==> build 50 <==
## FPU_top_level
module FPU_top_level
(
 input 	       clk,
 input 	       nrst,
 input  [31:0] floating_point1,
 input  [31:0] floating_point2,
 input  [2:0]  frm,
 input  [6:0]  funct7,
 output [31:0] floating_point_out,
 output [4:0]  flags
 );
export LEC_CHECK = 0
export CAP_MARGIN = 30
export CORE_MARGIN = 2
export CORE_UTILIZATION = 40
export SLEW_MARGIN = 25
create_clock -name core_clock -period 10.0 [get_ports {clk}]
run.sh (not shown) runs the stock make flow with config.mk's settings and CLKGATE_MAP_FILE=.
==> trial 91 (differences from build 50) <==
--- a/flow/config.mk
+++ b/flow/config.mk
@@ -6,6 +6,7 @@
 export NUM_CORES = 4
 export LEC_CHECK = 0
-export CAP_MARGIN = 30
+export CAP_MARGIN = 20
 export CORE_MARGIN = 2
-export CORE_UTILIZATION = 40
-export SLEW_MARGIN = 25
+export CORE_UTILIZATION = 57
+export SETUP_SLACK_MARGIN = -0.53
+export SLEW_MARGIN = 20
==> flow/constraint.sdc (replaced) <==
create_clock -name core_clock -period 6.55 [get_ports {clk}]
set_input_delay 1.3100 -clock core_clock [delete_from_list [all_inputs] [get_ports {clk}]]
set_output_delay 1.3100 -clock core_clock [all_outputs]
set_load 0.01 [all_outputs]
==> comparison table <==
metric	trial 91	build 50
Vias per Instance	6.26	5.91
M1 GR Usage	57.6%	36.3%
Die Ht	247 um	294 um
Clock buf count	18	17
Remaining max-slew budget at the tightest pin	23.5%	28.9%
Final period util	116%	91.9%
Final worst clock skew	8.79 ps	20.8 ps
Final-report setup violation count	46	0
Portion of the layout cell area used by clock cells	1.44%	1.58%
Global-route met2 utilization	63.7%	45.1%
Status	finished with violations	no timing/DRC/antenna violations
Reasons for failing layout checks	setup timing	-
Post-CTS Setup Repair Bufs	37	0
Crit path max-delay cell type	fa_1	clkdlybuf4s50_1
Worst reg2reg startpoint	step1_to_step2[42]$_DFF_PN0_	step1_to_step2[43]$_DFF_PN0_
Final cell area excluding filler cells	0.0407 mm2	0.0370 mm2

========
==> v32 <==
Starting RTL as in the previous note.
export LEC_CHECK = 0
export CAP_MARGIN = 20
export CORE_MARGIN = 2
export CORE_UTILIZATION = 66
export CTS_CLUSTER_DIAMETER = 364
export CTS_CLUSTER_SIZE = 39
export MAX_ROUTING_LAYER = met4
export SLEW_MARGIN = 20
create_clock -name core_clock -period 7.48 [get_ports {clk}]
==> v13 (differences from v32) <==
Settings changed: CTS_CLUSTER_DIAMETER 364 to default, CTS_CLUSTER_SIZE 39 to 78, HOLD_SLACK_MARGIN from default to 0.3, MAX_ROUTING_LAYER met4 to default, SETUP_SLACK_MARGIN from default to -0.53, TNS_END_PERCENT from default to 5.
==> flow/constraint.sdc (replaced) <==
create_clock -name core_clock -period 9.47 [get_ports {clk}]
set_input_delay 1.8940 -clock core_clock [delete_from_list [all_inputs] [get_ports {clk}]]
set_output_delay 1.8940 -clock core_clock [all_outputs]
set_load 0.01 [all_outputs]
==> v30 (differences from v32) <==
Settings changed: CORE_UTILIZATION 66 to 53, CTS_CLUSTER_DIAMETER 364 to default, CTS_CLUSTER_SIZE 39 to default, MAX_ROUTING_LAYER met4 to default.
==> flow/constraint.sdc (replaced) <==
create_clock -name core_clock -period 5.18 [get_ports {clk}]
set_input_delay 1.0360 -clock core_clock [delete_from_list [all_inputs] [get_ports {clk}]]
set_output_delay 1.0360 -clock core_clock [all_outputs]
set_load 0.01 [all_outputs]
==> results <==
v32 ended with an error in global routing (5_1_grt) on GRT-0116. v30 finished with setup timing left. v13 produced a layout that fails on setup timing.
Non-clock buffer count: v13 is lower than v30 (845).
Against v13, the hold slack of v30 is higher by 0.00075 ns.
Critical path depth is the same in v30 and v13.
In v13 the setup slack is better than in v30, by 2.2 ns.
Of v13 and v30, v13 has the higher sequential share of layout area (gap 1.6 points).
Between v30 and v13, the lower register-to-register slack is in v30 (gap 2.8 ns).
Between v13 and v30, the lower cell area is in v13 (gap about 20%, measured against v30).
==> figures <==
| metric | v13 | v32 | v30 |
|---|---|---|---|
| Met3 WL post-DR | 14.9 mm | - | 15.3 mm |
| Crit path to | step1_to_step2[42]$_DFF_PN0_ | - | step1_to_step2[43]$_DFF_PN0_ |
| Critical R2R Launch | step1_to_step2[43]$_DFF_PN0_ | - | step1_to_step2[43]$_DFF_PN0_ |
| Dpl hpwl | 90.0 mm | 103 mm | 102 mm |
| Final weighted congestion in routability-driven placement | 1.06 | 1.06 | 1.04 |
| Type of origin of the critical path | primary input | - | primary input |
| Measured slew at the worst slew-check pin | 1.18 ns | - | 0.855 ns |
| Setup WS post-layout | -0.130 ns | - | -2.34 ns |
| Worst reg2reg endpoint | step2_to_step3[3]$_DFF_PN0_ | - | step2_to_step3[26]$_DFF_PN0_ |
| TNS Setup | -0.189 ns | - | -72.36 ns |
| Outcome | finished with violations | aborted with a tool error | finished with violations |
| Failing step | - | global routing (5_1_grt) | - |
| Layout check failures | setup timing | - | setup timing |
| Post-layout utilization of the core | 0.737 | - | 0.745 |
| Cell at the slowest stage of the critical path | sky130_fd_sc_hd__clkdlybuf4s50_1 | - | sky130_fd_sc_hd__fa_1 |
| Starting Density | 0.670 | 0.670 | 0.535 |
| Number of multi-input combinational cells | 3152 | - | 3152 |
| Total cell area at the placement stage | 0.0364 mm^2 | 0.0382 mm^2 | 0.0418 mm^2 |
| Standard cell core area | 0.0503 mm^2 | 0.0503 mm^2 | 0.0630 mm^2 |
